==> run F: inputs <==
==> flow/design.v <==
`timescale 1ns / 1ps
module srl_oneshot(
		input clk250_i,
		input rst_i,
		input trig_i,
		output scal_o
    );
	parameter ONESHOT_LENGTH = 16;
	reg flag;
	reg [15:0] delay_line;
	always @(posedge clk250_i) begin
		if (rst_i) begin
			flag <= 0;
			delay_line <= {16{1'b0}};
		end else begin
			if (trig_i) flag <= 1;
			else if (delay_line[ONESHOT_LENGTH-1]) flag <= 0;
			delay_line <= {delay_line[14:0],trig_i};
		end
	end
	assign scal_o = flag;
endmodule
`timescale 1ns / 1ps
module srl_oneshot_with_ref(
		input clk250_i,
		input rst_i,
		input pulse_i,
		input trig_i,
		output mon_scal_o,
		output scal_o
    );
	parameter ONESHOT_LENGTH = 16;
	reg [1:0] mon_flag_reg;
	reg mon_flag;
	reg flag;
	reg [15:0] delay_line;
	reg [15:0] mon_delay_line;
	always @(posedge clk250_i) begin
		if (rst_i) begin
			mon_flag_reg <= 2'b00;
			mon_flag <= 0;
			mon_delay_line <= {16{1'b0}};
			flag <= 0;
			delay_line <= {16{1'b0}};
		end else begin
			mon_flag_reg <= {mon_flag_reg[0],flag & pulse_i};
			if (mon_flag_reg[0] && !mon_flag_reg[1]) mon_flag <= 1;
			else if (mon_delay_line[ONESHOT_LENGTH-1]) mon_flag <= 0;
			mon_delay_line <= {mon_delay_line[14:0],mon_flag_reg[0] && !mon_flag_reg[1]};
			if (trig_i) flag <= 1;
			else if (delay_line[ONESHOT_LENGTH-1]) flag <= 0;
			delay_line <= {delay_line[14:0],trig_i};
		end
	end
	assign scal_o = flag;
	assign mon_scal_o = mon_flag;
endmodule
`timescale 1ns / 1ps
module ANITA3_trigger_holdoff(
		input clk250_i,
		input rst_i,
		input trig_i,
		output holdoff_o
    );
	reg holdoff_div_2;
	reg [3:0] holdoff_counter;
	wire [4:0] holdoff_counter_plus_one = holdoff_counter + 1;
	reg trigger_holdoff;
	reg clear_holdoff;
	always @(posedge clk250_i) begin
		if (rst_i) begin
			trigger_holdoff <= 0;
			holdoff_div_2 <= 0;
			holdoff_counter <= {4{1'b0}};
			clear_holdoff <= 0;
		end else begin
			if (clear_holdoff) trigger_holdoff <= 0;
			else if (trig_i) trigger_holdoff <= 1;
			if (!trigger_holdoff) holdoff_div_2 <= 0;
			else holdoff_div_2 <= ~holdoff_div_2;
			if (!trigger_holdoff) holdoff_counter <= {4{1'b0}};
			else if (holdoff_div_2) holdoff_counter <= holdoff_counter_plus_one;
			clear_holdoff <= holdoff_counter_plus_one[4];
		end
	end
	assign holdoff_o = trigger_holdoff;
endmodule
`timescale 1ns / 1ps
module ANITA3_simple_trigger_map(
		clk250_i,
		rst_i,
		L1_i,
		mask_i,
		V_pol_phi_o,
		H_pol_phi_o
    );
	parameter NUM_SURFS = 12;
	parameter NUM_TRIG = 4;
	parameter NUM_PHI = 16;
	input clk250_i;
	input rst_i;
	input [NUM_SURFS*NUM_TRIG-1:0] L1_i;
	input [2*NUM_PHI-1:0] mask_i;
	output [NUM_PHI-1:0] V_pol_phi_o;
	output [NUM_PHI-1:0] H_pol_phi_o;
	wire [NUM_PHI-1:0] V_pol_phi_in;
	wire [NUM_PHI-1:0] H_pol_phi_in;
	wire [NUM_TRIG-1:0] SURF_L1[NUM_SURFS-1:0];
	generate
		genvar s;
		for (s=0;s<NUM_SURFS;s=s+1) begin : SL
			assign SURF_L1[s] = L1_i[4*s +: 4];
		end
	endgenerate
	wire [NUM_PHI-1:0] V_pol_mask = mask_i[0 +: NUM_PHI];
	wire [NUM_PHI-1:0] H_pol_mask = mask_i[NUM_PHI +: NUM_PHI];
	reg [NUM_PHI-1:0] V_pol_phi_reg;
	reg [NUM_PHI-1:0] H_pol_phi_reg;
	reg [NUM_PHI-1:0] V_pol_phi_pipe;
	reg [NUM_PHI-1:0] H_pol_phi_pipe;
	assign V_pol_phi_in[0] = SURF_L1[2][0];
	assign V_pol_phi_in[4] = SURF_L1[2][1];
	assign H_pol_phi_in[0] = SURF_L1[2][2];
	assign H_pol_phi_in[4] = SURF_L1[2][3];
	assign V_pol_phi_in[2] = SURF_L1[3][0];
	assign V_pol_phi_in[6] = SURF_L1[3][1];
	assign H_pol_phi_in[2] = SURF_L1[3][2];
	assign H_pol_phi_in[6] = SURF_L1[3][3];
	assign V_pol_phi_in[1] = SURF_L1[4][0];
	assign V_pol_phi_in[5] = SURF_L1[4][1];
	assign H_pol_phi_in[1] = SURF_L1[4][2];
	assign H_pol_phi_in[5] = SURF_L1[4][3];
	assign V_pol_phi_in[3] = SURF_L1[5][0];
	assign V_pol_phi_in[7] = SURF_L1[5][1];
	assign H_pol_phi_in[3] = SURF_L1[5][2];
	assign H_pol_phi_in[7] = SURF_L1[5][3];
	assign V_pol_phi_in[15] = SURF_L1[6][0];
	assign V_pol_phi_in[11] = SURF_L1[6][1];
	assign H_pol_phi_in[15] = SURF_L1[6][2];
	assign H_pol_phi_in[11] = SURF_L1[6][3];
	assign V_pol_phi_in[13] = SURF_L1[7][0];
	assign V_pol_phi_in[9] = SURF_L1[7][1];
	assign H_pol_phi_in[13] = SURF_L1[7][2];
	assign H_pol_phi_in[9] = SURF_L1[7][3];
	assign V_pol_phi_in[14] = SURF_L1[8][0];
	assign V_pol_phi_in[10] = SURF_L1[8][1];
	assign H_pol_phi_in[14] = SURF_L1[8][2];
	assign H_pol_phi_in[10] = SURF_L1[8][3];
	assign V_pol_phi_in[12] = SURF_L1[9][0];
	assign V_pol_phi_in[8] = SURF_L1[9][1];
	assign H_pol_phi_in[12] = SURF_L1[9][2];
	assign H_pol_phi_in[8] = SURF_L1[9][3];
	generate
		genvar j;
		for (j=0;j<NUM_PHI;j=j+1) begin : PHI
			always @(posedge clk250_i) begin : IFF
				if (rst_i) V_pol_phi_reg[j] <= 0;
				else if (V_pol_mask[j]) V_pol_phi_reg[j] <= 0;
				else V_pol_phi_reg[j] <= V_pol_phi_in[j];
				if (rst_i) H_pol_phi_reg[j] <= 0;
				else if (H_pol_mask[j]) H_pol_phi_reg[j] <= 0;
				else H_pol_phi_reg[j] <= H_pol_phi_in[j];
			end
		end
	endgenerate
	always @(posedge clk250_i) begin
		if (rst_i) begin
			V_pol_phi_pipe <= {NUM_PHI{1'b0}};
			H_pol_phi_pipe <= {NUM_PHI{1'b0}};
		end else begin
			V_pol_phi_pipe <= V_pol_phi_reg;
			H_pol_phi_pipe <= H_pol_phi_reg;
		end
	end
	assign V_pol_phi_o = V_pol_phi_pipe;
	assign H_pol_phi_o = H_pol_phi_pipe;
endmodule
`timescale 1ns / 1ps
module ANITA3_simple_trigger( clk250_i,
										rst_i,
										L1_i,
										trig_o,
										scal_o,
										scal_L1_o,
										disable_i,
										refpulse_i,
										mon_scal_o,
										ant_mask_i,
										phi_mask_i,
										phi_o,
										count_o
										);
   parameter NUM_SURFS = 12;
   parameter NUM_TRIG = 4;
   parameter NUM_HOLD = 4;   
	parameter NUM_PHI = 16;
   input clk250_i;
	input rst_i;
   input [NUM_SURFS*NUM_TRIG-1:0] L1_i;
	input [2*NUM_PHI-1:0] ant_mask_i;
	input [2*NUM_PHI-1:0] phi_mask_i;
   output 			  trig_o;
	output [2*NUM_PHI-1:0] phi_o;
	output [2*NUM_PHI-1:0] scal_o;
	output [2*NUM_PHI-1:0] scal_L1_o;
	input refpulse_i;
	output [2*NUM_PHI-1:0] mon_scal_o;
	output [7:0] count_o;
	input disable_i;
	wire [NUM_PHI-1:0] V_pol_phi;
	wire [NUM_PHI-1:0] H_pol_phi;
	ANITA3_simple_trigger_map u_map(.clk250_i(clk250_i),
											  .rst_i(rst_i),
											  .mask_i(ant_mask_i),
											  .L1_i(L1_i),
											  .V_pol_phi_o(V_pol_phi),
											  .H_pol_phi_o(H_pol_phi));
	reg [NUM_PHI-1:0] V_pol_trig;
	reg [NUM_PHI-1:0] H_pol_trig;
	reg [NUM_PHI-1:0] V_pol_phi_del;
	reg [NUM_PHI-1:0] H_pol_phi_del;
	reg [NUM_PHI-1:0] V_pol_hold;
	reg [NUM_PHI-1:0] H_pol_hold;
	reg [NUM_PHI-1:0] V_pol_pat;
	reg [NUM_PHI-1:0] H_pol_pat;	
	reg H_rf_trigger;
	reg V_rf_trigger;
	reg rf_trigger;
	reg [1:0] raw_rf_trigger;
	wire trigger_holdoff;
	reg [7:0] raw_rf_count;
	reg rf_count_flag;
	reg [7:0] rf_count;	
	reg trig_disable;
	generate
		genvar i;
		for (i=0;i<NUM_PHI;i=i+1) begin : RF_TRIG
			srl_oneshot l1v_scaler(.clk250_i(clk250_i),.rst_i(rst_i),.trig_i(V_pol_phi[i]), 
													.scal_o(scal_L1_o[i]));
			srl_oneshot l1h_scaler(.clk250_i(clk250_i),.rst_i(rst_i),.trig_i(H_pol_phi[i]), 
													.scal_o(scal_L1_o[NUM_PHI+i]));
			srl_oneshot_with_ref v_scaler(.clk250_i(clk250_i),.rst_i(rst_i),.trig_i(V_pol_trig[i]),.pulse_i(refpulse_i), 
													.scal_o(scal_o[i]), .mon_scal_o(mon_scal_o[i]));
			srl_oneshot_with_ref h_scaler(.clk250_i(clk250_i),.rst_i(rst_i),.trig_i(H_pol_trig[i]),.pulse_i(refpulse_i), 
													.scal_o(scal_o[NUM_PHI+i]), .mon_scal_o(mon_scal_o[NUM_PHI+i]));
			always @(posedge clk250_i) begin
				if (rst_i) begin
					V_pol_trig[i] <= 1'b0;
					H_pol_trig[i] <= 1'b0;
				end else begin
				V_pol_trig[i] <= ((V_pol_phi[i]) && (V_pol_phi[(i+1)%NUM_PHI])) && !phi_mask_i[i];  
				H_pol_trig[i] <= ((H_pol_phi[i]) && (H_pol_phi[(i+1)%NUM_PHI])) && !phi_mask_i[NUM_PHI+i];	
				end
				end
		end
	endgenerate
	always @(posedge clk250_i) begin
		if (rst_i) begin
			trig_disable <= 0;
			V_pol_phi_del <= {NUM_PHI{1'b0}};
			H_pol_phi_del <= {NUM_PHI{1'b0}};
			H_pol_hold <= {NUM_PHI{1'b0}};
			V_pol_hold <= {NUM_PHI{1'b0}};
			H_pol_pat <= {NUM_PHI{1'b0}};
			V_pol_pat <= {NUM_PHI{1'b0}};
			H_rf_trigger <= 0;
			V_rf_trigger <= 0;
			rf_trigger <= 0;
			raw_rf_trigger <= {2{1'b0}};
			rf_count_flag <= 0;
			raw_rf_count <= {8{1'b0}};
			rf_count <= {8{1'b0}};
		end else begin
		trig_disable <= disable_i;
		V_pol_phi_del <= V_pol_phi;
		H_pol_phi_del <= H_pol_phi;
		H_pol_hold <= H_pol_phi_del;
		V_pol_hold <= V_pol_phi_del;
		if ((H_rf_trigger || V_rf_trigger) && !trigger_holdoff) H_pol_pat <= H_pol_hold;
		if ((H_rf_trigger || V_rf_trigger) && !trigger_holdoff) V_pol_pat <= V_pol_hold;		
		H_rf_trigger <= |H_pol_trig;
		V_rf_trigger <= |V_pol_trig;
		rf_trigger <= (H_rf_trigger | V_rf_trigger) && !trigger_holdoff && !trig_disable;
		raw_rf_trigger <= {raw_rf_trigger[0],(H_rf_trigger | V_rf_trigger)};
		rf_count_flag <= (raw_rf_trigger[0] && !raw_rf_trigger[1]);
		if (rf_count_flag) raw_rf_count <= raw_rf_count + 1;
		if (rf_count_flag && trigger_holdoff) rf_count <= raw_rf_count;
			end
	end
	ANITA3_trigger_holdoff u_rf_holdoff(.clk250_i(clk250_i),
													.rst_i(rst_i),
													.trig_i(V_rf_trigger | H_rf_trigger),
													.holdoff_o(trigger_holdoff));
	assign trig_o = rf_trigger;
	assign phi_o = {H_pol_pat,V_pol_pat};
	assign count_o = rf_count;
endmodule
==> flow/run.sh <==
#!/bin/bash
# the make line also repeats each setting of config.mk as NAME=value (left out here)
make -C /OpenROAD-flow-scripts/flow DESIGN_CONFIG=/design/flow/config.mk WORK_HOME=/design/flow/orfs CLKGATE_MAP_FILE= finish
==> flow/config.mk <==
export PLATFORM = sky130hd
export DESIGN_NAME = ANITA3_simple_trigger
export DESIGN_NICKNAME = ANITA3_simple_trigger
export VERILOG_FILES = /design/flow/design.v
export SDC_FILE = /design/flow/constraint.sdc
export NUM_CORES = 4
export LEC_CHECK = 0
export CAP_MARGIN = 0
export CORE_MARGIN = 2
export CORE_UTILIZATION = 72
export CTS_CLUSTER_SIZE = 32
export MAX_ROUTING_LAYER = met5
export PLACE_DENSITY_LB_ADDON = 0.0
export SETUP_SLACK_MARGIN = 0.44
export SLEW_MARGIN = 10
==> flow/constraint.sdc <==
create_clock -name core_clock -period 1.49 [get_ports {clk250_i}]
set_input_delay 0.2980 -clock core_clock [delete_from_list [all_inputs] [get_ports {clk250_i}]]
set_output_delay 0.2980 -clock core_clock [all_outputs]
set_load 0.01 [all_outputs]
==> run G (differences from run F) <==
==> flow/config.mk (replaced) <==
export PLATFORM = sky130hd
export DESIGN_NAME = ANITA3_simple_trigger
export DESIGN_NICKNAME = ANITA3_simple_trigger
export VERILOG_FILES = /design/flow/design.v
export SDC_FILE = /design/flow/constraint.sdc
export NUM_CORES = 4
export LEC_CHECK = 0
export CAP_MARGIN = 20
export CORE_MARGIN = 2
export CORE_UTILIZATION = 46
export SLEW_MARGIN = 20
==> flow/constraint.sdc (replaced) <==
create_clock -name core_clock -period 2.68 [get_ports {clk250_i}]
set_input_delay 0.5360 -clock core_clock [delete_from_list [all_inputs] [get_ports {clk250_i}]]
set_output_delay 0.5360 -clock core_clock [all_outputs]
set_load 0.01 [all_outputs]
==> run X (differences from run F) <==
==> flow/config.mk (replaced) <==
export PLATFORM = sky130hd
export DESIGN_NAME = ANITA3_simple_trigger
export DESIGN_NICKNAME = ANITA3_simple_trigger
export VERILOG_FILES = /design/flow/design.v
export SDC_FILE = /design/flow/constraint.sdc
export NUM_CORES = 4
export LEC_CHECK = 0
export CAP_MARGIN = 20
export CORE_MARGIN = 2
export CORE_UTILIZATION = 70
export CTS_CLUSTER_SIZE = 14
export PLACE_DENSITY_LB_ADDON = 0.06
export SETUP_SLACK_MARGIN = 0.4
export SLEW_MARGIN = 20
==> flow/constraint.sdc (replaced) <==
create_clock -name core_clock -period 1.5 [get_ports {clk250_i}]
set_input_delay 0.3000 -clock core_clock [delete_from_list [all_inputs] [get_ports {clk250_i}]]
set_output_delay 0.3000 -clock core_clock [all_outputs]
set_load 0.01 [all_outputs]
==> run C (differences from run F) <==
==> flow/config.mk (replaced) <==
export PLATFORM = sky130hd
export DESIGN_NAME = ANITA3_simple_trigger
export DESIGN_NICKNAME = ANITA3_simple_trigger
export VERILOG_FILES = /design/flow/design.v
export SDC_FILE = /design/flow/constraint.sdc
export NUM_CORES = 4
export LEC_CHECK = 0
export ABC_AREA = 1
export CAP_MARGIN = 20
export CORE_MARGIN = 2
export CORE_UTILIZATION = 72
export CTS_CLUSTER_DIAMETER = 345
export CTS_CLUSTER_SIZE = 14
export PLACE_DENSITY = 0.37
export SLEW_MARGIN = 20
export TNS_END_PERCENT = 70
==> flow/constraint.sdc (replaced) <==
create_clock -name core_clock -period 1.69 [get_ports {clk250_i}]
set_input_delay 0.3380 -clock core_clock [delete_from_list [all_inputs] [get_ports {clk250_i}]]
set_output_delay 0.3380 -clock core_clock [all_outputs]
set_load 0.01 [all_outputs]
==> qor summary <==
                                                                                  run F                   run C                       run G                     run X
Min-Delay Path Depth                                                                  3                       2                           2                         3
Clock-pin transition on the worst setup and hold timing paths                   0.09 ns                 0.06 ns                     0.06 ns                   0.06 ns
Placed instance count                                                              5348                    6846                        5822                      5348
Adder-cell area share of the yosys netlist                                     0.000477                0.000461                    0.000477                  0.000477
Sequential portion of the cell area                                               0.588                   0.619                       0.603                     0.597
Number of diodes added for antenna fixing                                             4                       1                           4                         1
Status                                                         finished with violations  no timing/DRC/antenna violations  no timing/DRC/antenna violations  finished with violations
Reasons for failing layout checks                                          setup timing                       -                           -              setup timing
Global route hottest layer                                                         met2                    met2                        met1                      met2
Share of the yosys chip area belonging to registers                               0.708                   0.683                       0.708                     0.708
Final critical-path setup slack                                              -0.0491 ns               0.0543 ns                    0.362 ns                -0.0322 ns
Hold worst-path end                                                     raw_rf_count[4]  u_map.H_pol_phi_reg[0]  RF_TRIG[2].l1h_scaler.flag  RF_TRIG[2].v_scaler.flag
Data arrival time of the critical path                                          1.24 ns                 1.30 ns                     1.78 ns                   1.23 ns
Number of inverters outside the clock class in the layout                            65                    1633                          65                        65
Slew @ Worst Pin                                                               0.731 ns                0.569 ns                    0.986 ns                  0.557 ns
Clock net power                                                                0.0427 W                0.0299 W                    0.0243 W                  0.0417 W
Estimated wirelength of the detail-placed design                                51.8 mm                 51.5 mm                     48.1 mm                   49.6 mm
Dominant cell area share                                                          0.708                   0.683                       0.708                     0.708
Post-synth area from yosys stat                                              0.0524 mm2              0.0543 mm2                  0.0524 mm2                0.0524 mm2
Critical path capture point                                                   phi_o[22]            scal_L1_o[1]               scal_L1_o[15]                 scal_o[5]
Worst-case hold slack                                                         0.0402 ns                0.153 ns                    0.225 ns                 0.0571 ns
Mean instance size in the synthesized netlist                                  12.1 um2                9.24 um2                    12.1 um2                  12.1 um2
Cell count after synthesis                                                         4322                    5881                        4322                      4322
Worst R2R Setup Slack                                                           0.20 ns                 0.37 ns                     1.07 ns                   0.32 ns
Power share of the clock group                                                    0.453                   0.398                       0.460                     0.449
Pint                                                                           0.0748 W                0.0603 W                    0.0423 W                  0.0741 W
Setup TNS                                                                      -1.18 ns                    0 ns                        0 ns                 -0.216 ns
Compound-gate portion of the synthesized area                                    0.0143                  0.0184                      0.0143                    0.0143
No activity file was given, so power comes from the tool's default toggle rates.
